==> run a <==
// mapper
module mapper #(
    parameter DIM4_WIDTH = 8,  
    parameter DIM3_WIDTH = 8, 
    parameter DIM2_WIDTH = 8,  
    parameter DIM1_WIDTH = 8,
    parameter IDX4_WIDTH = 8,  
    parameter IDX3_WIDTH = 8, 
    parameter IDX2_WIDTH = 8,  
    parameter IDX1_WIDTH = 8,
    parameter ROW_MAJOR = 1,   
    parameter ADDR_WIDTH = 32 
)( 
    input  logic                        clk,            
    input  logic                        rst,            
    input  logic [DIM4_WIDTH - 1:0]     dim4, 
    input  logic [DIM3_WIDTH - 1:0]     dim3, 
    input  logic [DIM2_WIDTH - 1:0]     dim2,
    input  logic [DIM1_WIDTH - 1:0]     dim1,
    input  logic [IDX4_WIDTH - 1:0]     idx4,
    input  logic [IDX3_WIDTH - 1:0]     idx3, 
    input  logic [IDX2_WIDTH - 1:0]     idx2,
    input  logic [IDX1_WIDTH - 1:0]     idx1,
    input  logic [ADDR_WIDTH - 1:0]     base_addr,
    output logic [ADDR_WIDTH - 1:0]     addr
);
    logic [ADDR_WIDTH - 1:0] mult1_result, mult2_result, mult3_result;
    logic [ADDR_WIDTH - 1:0] dim3_dim2_dim1, dim2_dim1;
    logic [ADDR_WIDTH - 1:0] addr_temp;
    generate
        if (ROW_MAJOR) begin : row_major_block
            always_ff @(posedge clk or posedge rst) begin
                if (rst) begin
                    dim2_dim1 <= '0;
                    dim3_dim2_dim1 <= '0;
                end else begin
                    dim2_dim1 <= dim2 * dim1;
                    dim3_dim2_dim1 <= dim3 * dim2 * dim1;
                end
            end
            always_ff @(posedge clk or posedge rst) begin
                if (rst) begin
                    mult1_result <= '0;
                    mult2_result <= '0;
                    mult3_result <= '0;
                end else begin
                    mult1_result <= idx4 * dim3_dim2_dim1;
                    mult2_result <= idx3 * dim2_dim1;
                    mult3_result <= idx2 * dim1;
                end
            end
            always_ff @(posedge clk or posedge rst) begin
                if (rst) begin
                    addr_temp <= '0;
  ...
==> flow/config.mk <==
export PLATFORM = sky130hd
export DESIGN_NAME = mapper
export DESIGN_NICKNAME = mapper
export VERILOG_FILES = /design/flow/design.v
export SDC_FILE = /design/flow/constraint.sdc
export NUM_CORES = 4
export LEC_CHECK = 0
export CAP_MARGIN = 20
export CORE_ASPECT_RATIO = 1.42
export CORE_MARGIN = 7
export CORE_UTILIZATION = 49
export CTS_CLUSTER_DIAMETER = 182
export CTS_CLUSTER_SIZE = 98
export HOLD_SLACK_MARGIN = 0.29
export PLACE_DENSITY = 0.41
export SETUP_SLACK_MARGIN = -1.19
export SLEW_MARGIN = 20
export TNS_END_PERCENT = 5
==> flow/constraint.sdc <==
create_clock -name core_clock -period 12.0 [get_ports {clk}]
set_input_delay 2.4000 -clock core_clock [delete_from_list [all_inputs] [get_ports {clk}]]
set_output_delay 2.4000 -clock core_clock [all_outputs]
set_load 0.01 [all_outputs]
run.sh (not shown) runs the stock make flow with config.mk's settings and CLKGATE_MAP_FILE=.
==> inputs of run b, as changes to run a <==
CORE_ASPECT_RATIO = unset   (was 1.42)
CORE_MARGIN = 2   (was 7)
CORE_UTILIZATION = 65   (was 49)
CTS_CLUSTER_DIAMETER = unset   (was 182)
CTS_CLUSTER_SIZE = unset   (was 98)
HOLD_SLACK_MARGIN = unset   (was 0.29)
MAX_ROUTING_LAYER = met4   (was unset)
PLACE_DENSITY = unset   (was 0.41)
SETUP_SLACK_MARGIN = 2.13   (was -1.19)
==> flow/constraint.sdc (replaced) <==
create_clock -name core_clock -period 7.96 [get_ports {clk}]
set_input_delay 1.5920 -clock core_clock [delete_from_list [all_inputs] [get_ports {clk}]]
set_output_delay 1.5920 -clock core_clock [all_outputs]
set_load 0.01 [all_outputs]
==> inputs of run c, as changes to run a <==
CAP_MARGIN = 25   (was 20)
CELL_PAD_IN_SITES_GLOBAL_PLACEMENT = 2   (was unset)
CORE_ASPECT_RATIO = 1.75   (was 1.42)
CORE_MARGIN = 2   (was 7)
CORE_UTILIZATION = 40   (was 49)
CTS_CLUSTER_DIAMETER = unset   (was 182)
CTS_CLUSTER_SIZE = unset   (was 98)
GPL_ROUTABILITY_DRIVEN = 0   (was unset)
GPL_TIMING_DRIVEN = 0   (was unset)
HOLD_SLACK_MARGIN = unset   (was 0.29)
MAX_ROUTING_LAYER = met4   (was unset)
PLACE_DENSITY = unset   (was 0.41)
PLACE_DENSITY_LB_ADDON = 0.23   (was unset)
SETUP_SLACK_MARGIN = unset   (was -1.19)
SLEW_MARGIN = 30   (was 20)
TNS_END_PERCENT = 50   (was 5)
==> inputs of run d, as changes to run a <==
ABC_AREA = 0   (was unset)
CORE_ASPECT_RATIO = unset   (was 1.42)
CORE_MARGIN = 2   (was 7)
CORE_UTILIZATION = 59   (was 49)
CTS_CLUSTER_DIAMETER = 171   (was 182)
CTS_CLUSTER_SIZE = 99   (was 98)
HOLD_SLACK_MARGIN = unset   (was 0.29)
MAX_ROUTING_LAYER = met4   (was unset)
PLACE_DENSITY = 0.43   (was 0.41)
SETUP_SLACK_MARGIN = unset   (was -1.19)
==> results.txt <==
From the run reports.

- The run finished with no timing, DRC or antenna violations.
- The slew check shows that the tightest pin keeps a relative margin of 0.317.
- The critical path's slowest cell is clkdlybuf4s50_1.
- The number of design-rule violations left by the first detailed-router iteration reads 629.
Source of the figures above: run a

==> results.txt <==
From the run reports.

- Checking max transition, the worst relative margin is 0.344.
- The final design instance area without fill is 0.0288 mm2.
- The run finished with no timing, DRC or antenna violations.
- The number of design-rule violations left by the first detailed-router iteration is 1158.
- STA shows the worst reg2reg path with a cell count of 16.
- The tap cell count is 592.
- The tally of max-capacitance violations is 0.
Source of the figures above: run d

==> results.txt <==
From the run reports.

- The count of final setup violators reads 10.
- The run finished, with violations left.
- The number of design-rule violations left by the first detailed-router iteration is 999.
- The worst-case setup margin in the final layout is -0.640 ns.
- The layout checks failed on setup timing.
- The detailed-route wire length reads 61.4 mm.
- The headroom to the max-slew limit reads 0.358.
- The critical path's slowest cell reads fa_1.
Source of the figures above: run b

==> results.txt <==
From the run reports.

- The flow ran to the end and the layout has no timing, DRC or antenna violations.
- The origin of the worst min-delay path is mult3_result[0]$_DFF_PP0_.
- The number of design-rule violations left by the first detailed-router iteration reads 720.
- The slew check shows that the tightest pin keeps a relative margin of 0.403.
- The critical path's slowest cell reads clkdlybuf4s50_1.
Source of the figures above: run c


========
==> v23 <==
==> flow/design.v <==
module mapper #(
    parameter DIM4_WIDTH = 8,  
    parameter DIM3_WIDTH = 8, 
    parameter DIM2_WIDTH = 8,  
    parameter DIM1_WIDTH = 8,
    parameter IDX4_WIDTH = 8,  
    parameter IDX3_WIDTH = 8, 
    parameter IDX2_WIDTH = 8,  
    parameter IDX1_WIDTH = 8,
    parameter ROW_MAJOR = 1,   
    parameter ADDR_WIDTH = 32 
)( 
    input  logic                        clk,            
    input  logic                        rst,            
    input  logic [DIM4_WIDTH - 1:0]     dim4, 
    input  logic [DIM3_WIDTH - 1:0]     dim3, 
    input  logic [DIM2_WIDTH - 1:0]     dim2,
    input  logic [DIM1_WIDTH - 1:0]     dim1,
    input  logic [IDX4_WIDTH - 1:0]     idx4,
    input  logic [IDX3_WIDTH - 1:0]     idx3, 
    input  logic [IDX2_WIDTH - 1:0]     idx2,
    input  logic [IDX1_WIDTH - 1:0]     idx1,
    input  logic [ADDR_WIDTH - 1:0]     base_addr,
    output logic [ADDR_WIDTH - 1:0]     addr
);
    logic [ADDR_WIDTH - 1:0] mult1_result, mult2_result, mult3_result;
    logic [ADDR_WIDTH - 1:0] dim3_dim2_dim1, dim2_dim1;
    logic [ADDR_WIDTH - 1:0] addr_temp;
    generate
        if (ROW_MAJOR) begin : row_major_block
            always_ff @(posedge clk or posedge rst) begin
                if (rst) begin
                    dim2_dim1 <= '0;
                    dim3_dim2_dim1 <= '0;
                end else begin
                    dim2_dim1 <= dim2 * dim1;
                    dim3_dim2_dim1 <= dim3 * dim2 * dim1;
                end
            end
            always_ff @(posedge clk or posedge rst) begin
                if (rst) begin
                    mult1_result <= '0;
                    mult2_result <= '0;
                    mult3_result <= '0;
                end else begin
                    mult1_result <= idx4 * dim3_dim2_dim1;
                    mult2_result <= idx3 * dim2_dim1;
                    mult3_result <= idx2 * dim1;
                end
            end
            always_ff @(posedge clk or posedge rst) begin
                if (rst) begin
                    addr_temp <= '0;
                end else begin
                    addr_temp <= base_addr + mult1_result + mult2_result + mult3_result + idx1;
                end
            end
        end else begin : column_major_block
            always_ff @(posedge clk or posedge rst) begin
                if (rst) begin
                    dim2_dim1 <= '0;
                    dim3_dim2_dim1 <= '0;
                end else begin
                    dim2_dim1 <= dim2 * dim1;
                    dim3_dim2_dim1 <= dim3 * dim2 * dim1;
                end
            end
            always_ff @(posedge clk or posedge rst) begin
                if (rst) begin
                    mult1_result <= '0;
                    mult2_result <= '0;
                    mult3_result <= '0;
                end else begin
                    mult1_result <= idx4 * dim3_dim2_dim1;
                    mult2_result <= idx3 * dim2_dim1;
                    mult3_result <= idx1 * dim2;
                end
            end
            always_ff @(posedge clk or posedge rst) begin
                if (rst) begin
                    addr_temp <= '0;
                end else begin
                    addr_temp <= base_addr + mult1_result + mult2_result + mult3_result + idx2;
                end
            end
        end
    endgenerate
    assign addr = addr_temp;
endmodule
==> flow/run.sh <==
#!/bin/bash
# the make line also repeats each setting of config.mk as NAME=value (left out here)
make -C /OpenROAD-flow-scripts/flow DESIGN_CONFIG=/design/flow/config.mk WORK_HOME=/design/flow/orfs CLKGATE_MAP_FILE= finish
==> flow/config.mk <==
export PLATFORM = sky130hd
export DESIGN_NAME = mapper
export DESIGN_NICKNAME = mapper
export VERILOG_FILES = /design/flow/design.v
export SDC_FILE = /design/flow/constraint.sdc
export NUM_CORES = 4
export LEC_CHECK = 0
export ABC_AREA = 1
export CAP_MARGIN = 0
export CORE_ASPECT_RATIO = 0.5
export CORE_MARGIN = 2
export CORE_UTILIZATION = 69
export CTS_CLUSTER_DIAMETER = 375
export CTS_CLUSTER_SIZE = 100
export PLACE_DENSITY = 0.37
export SETUP_SLACK_MARGIN = 2.31
export SLEW_MARGIN = 20
export TNS_END_PERCENT = 10
==> flow/constraint.sdc <==
create_clock -name core_clock -period 10.1 [get_ports {clk}]
set_input_delay 2.0200 -clock core_clock [delete_from_list [all_inputs] [get_ports {clk}]]
set_output_delay 2.0200 -clock core_clock [all_outputs]
set_load 0.01 [all_outputs]
==> v13 (differences from v23) <==
ABC_AREA = unset   (was 1)
CAP_MARGIN = 20   (was 0)
CORE_ASPECT_RATIO = unset   (was 0.5)
CORE_UTILIZATION = 65   (was 69)
CTS_CLUSTER_DIAMETER = unset   (was 375)
CTS_CLUSTER_SIZE = unset   (was 100)
PLACE_DENSITY = unset   (was 0.37)
SETUP_SLACK_MARGIN = unset   (was 2.31)
TNS_END_PERCENT = unset   (was 10)
==> flow/constraint.sdc (replaced) <==
create_clock -name core_clock -period 11.2 [get_ports {clk}]
set_input_delay 2.2400 -clock core_clock [delete_from_list [all_inputs] [get_ports {clk}]]
set_output_delay 2.2400 -clock core_clock [all_outputs]
set_load 0.01 [all_outputs]
==> v16 (differences from v23) <==
ABC_AREA = unset   (was 1)
CORE_ASPECT_RATIO = unset   (was 0.5)
CORE_UTILIZATION = 72   (was 69)
CTS_CLUSTER_DIAMETER = 373   (was 375)
CTS_CLUSTER_SIZE = unset   (was 100)
PLACE_DENSITY = unset   (was 0.37)
SETUP_SLACK_MARGIN = -0.45   (was 2.31)
TNS_END_PERCENT = unset   (was 10)
==> flow/constraint.sdc (replaced) <==
create_clock -name core_clock -period 6.22 [get_ports {clk}]
set_input_delay 1.2440 -clock core_clock [delete_from_list [all_inputs] [get_ports {clk}]]
set_output_delay 1.2440 -clock core_clock [all_outputs]
set_load 0.01 [all_outputs]
==> flow_summary.toml <==
# synthesis and place-and-route metrics
[outcome]
status = "no timing/DRC/antenna violations"

[floorplan]
initial_core_util = 0.661
dieHeight_microns = 205

[grt]
antenna_found_initial = 0

[route]
wl_microns = 58200

[cells_and_area]
layoutNonFillerInstCount = 3400

[setup_path]
worst_ep_arrival_time_ns = 10.69
ff2ff_path_depth = 16

[yosys]
synthDominantCellAreaShare = 0.345
Source of the figures above: v13

==> flow_summary.toml <==
# synthesis and place-and-route metrics
[cells_and_area]
layoutNonFillerInstCount = 4488

[route]
wl_microns = 71400

[grt]
antenna_found_initial = 2

[setup_path]
worst_ep_arrival_time_ns = 8.79
ff2ff_path_depth = 16

[floorplan]
initial_core_util = 0.707
dieHeight_microns = 149

[outcome]
status = "no timing/DRC/antenna violations"
Source of the figures above: v23

==> flow_summary.toml <==
# synthesis and place-and-route metrics
[outcome]
status = "failed layout checks"
check.faults = "setup timing"

[sta]
setup_viol = 17
fin_ws_ns = -2.02

[floorplan]
dieHeight_microns = 195

[cells_and_area]
layoutNonFillerInstCount = 3532

[setup_path]
worst_ep_arrival_time_ns = 8.58

[route]
wl_microns = 67000
Source of the figures above: v16

